==> flow/design.v <==
`timescale 1ns / 1ps
module conv (
input [4:0] stride,
input  conv_enable, 
output reg [18:0] address1 , address2, write_address,
output reg end_reach, full_conv_end, dot_sum_end,
input clk,
input reset,
input [9:0] w1 ,h1,w2,h2,
output reg [9:0] width, height
  );
reg [9:0] H1_index_outer , V1_index_outer ;
reg [5:0]	v1_index_inner , h1_index_inner ;
reg dot_sum_start ;
always @ (posedge clk) begin	 
		if (reset) begin
			H1_index_outer = 0;
			V1_index_outer = 0;
			v1_index_inner = 0;
			h1_index_inner = 0;
			address1 = 0;
			address2 = 0;
			write_address = 0;
			end_reach = 0;
			dot_sum_end = 0;
			dot_sum_start = 1;
			full_conv_end = 0;
			width = 0;
			height = 0;
		end
		else if (conv_enable) begin
				if (dot_sum_start) begin
						v1_index_inner = 0;
						h1_index_inner = 0;
						dot_sum_start = 0;
						dot_sum_end =0;
				end	
				if (!full_conv_end) begin
					address1 = address1 + 2'b01;
					h1_index_inner = h1_index_inner + 2'b01 ;
					if (h1_index_inner == w2) begin			 
						v1_index_inner = v1_index_inner + 1;
						h1_index_inner = 6'b0;								
						address1 = (v1_index_inner + V1_index_outer )* w1 + H1_index_outer;
					end	
					if (v1_index_inner == h2) begin			 
						H1_index_outer = H1_index_outer + stride;
						address1 = V1_index_outer * w1 + H1_index_outer ;
						dot_sum_start = 1;
						dot_sum_end =1;
						v1_index_inner = 6'b0;
					end
					if ((H1_index_outer + w2) > w1	) begin		 
						width = H1_index_outer;
						dot_sum_start = 1;
						V1_index_outer = V1_index_outer + stride;
						H1_index_outer = 10'b0000000000;
						address1 = V1_index_outer * w1;
					end
					if (address1 == h1*w1 ) 		full_conv_end = 1;		 
					if ((address1 + 1) == h1*w1 ) 		height = V1_index_outer + 1;
					address2 = v1_index_inner*w2 + h1_index_inner;
					if (dot_sum_start)	write_address	= write_address + 1;
				end
		end
    end
endmodule 
export LEC_CHECK = 0
export CAP_MARGIN = 0
export CELL_PAD_IN_SITES_GLOBAL_PLACEMENT = 0
export CORE_ASPECT_RATIO = 1.04
export CORE_MARGIN = 2
export CORE_UTILIZATION = 72
export CTS_CLUSTER_DIAMETER = 25
export CTS_CLUSTER_SIZE = 59
export MAX_ROUTING_LAYER = met4
export PLACE_DENSITY = 0.65
export SLEW_MARGIN = 20
create_clock -name core_clock -period 9.06 [get_ports {clk}]
run.sh (not shown) runs the stock make flow with config.mk's settings and CLKGATE_MAP_FILE=.
The baseline died in global routing (ODB-0269).
Next try:
Settings changed: CORE_ASPECT_RATIO 1.04 to 0.99, CTS_CLUSTER_DIAMETER 25 to 192.
Clock period 9.06 ns to 9.32 ns, I/O delays scaled along.
Effect: The changed run finished but fails on setup timing; synthesized area is unchanged; die size hardly moves; synthesized cell count stays the same.
Next try:
Settings changed: CELL_PAD_IN_SITES_GLOBAL_PLACEMENT 0 to 1, CORE_ASPECT_RATIO 0.99 to 0.73, CORE_UTILIZATION 72 to 36, MAX_ROUTING_LAYER met4 to unset, PLACE_DENSITY 0.65 to 0.57.
Clock period 9.32 ns to 16.8 ns, I/O delays scaled along.
Result: This time the run passed the timing, DRC and antenna checks; cell area shrinks by 9.3%; first-iteration DRC count falls by 55%; die area grows by 98%; clock power drops by 40%; wire length came out lower by 2.7%; final cell count climbs by 2.9%; power went down by 53%; combinational power went down by 56%; critical path depth went down by 6.
Next try:
Settings changed: CAP_MARGIN 0 to 20, CELL_PAD_IN_SITES_GLOBAL_PLACEMENT 1 to unset, CORE_ASPECT_RATIO 0.73 to unset, CORE_UTILIZATION 36 to 40, CTS_CLUSTER_DIAMETER 192 to unset, CTS_CLUSTER_SIZE 59 to unset, PLACE_DENSITY 0.57 to unset.
Clock period 16.8 ns to 5.94 ns, I/O delays scaled along.
Now the flow reached the layout checks and failed them: setup timing.
Die size drops by 9.9%.
Area after synthesis stays the same.
Routed wire length goes up by 0.45%.
Design area went up by 20%.
Worst setup slack degrades by 6.5 ns.


## v19
// conv: RTL as listed in full above, without the edits since
Settings: LEC_CHECK=0, CAP_MARGIN=20, CORE_MARGIN=2, CORE_UTILIZATION=40, SLEW_MARGIN=20; clock period 10.6 ns.
v19 finished every stage and its layout cleared the timing, DRC and antenna checks.
[inputs] v20 vs v19
--- a/flow/config.mk
+++ b/flow/config.mk
@@ -8,4 +8,5 @@
 export CAP_MARGIN = 20
 export CORE_MARGIN = 2
-export CORE_UTILIZATION = 40
+export CORE_UTILIZATION = 72
+export PLACE_DENSITY_LB_ADDON = 0.19
 export SLEW_MARGIN = 20
==> flow/constraint.sdc <==
create_clock -name core_clock -period 9.6 [get_ports {clk}]
set_input_delay 1.9200 -clock core_clock [delete_from_list [all_inputs] [get_ports {clk}]]
set_output_delay 1.9200 -clock core_clock [all_outputs]
set_load 0.01 [all_outputs]
### Flow results
Combinational power came out higher on v20 than on v19. Of v19 and v20, the run reporting the lower portion of total power attributed to combinational logic was v19. STATUS overall power after layout: v20 loses against v19. [compare] base=v19 new=v20: number of design-rule violations left by the first detailed-router iteration now sits higher; non-clock buffering overhead in the final layout now sits higher.
Power and IR drop assume default switching activity.
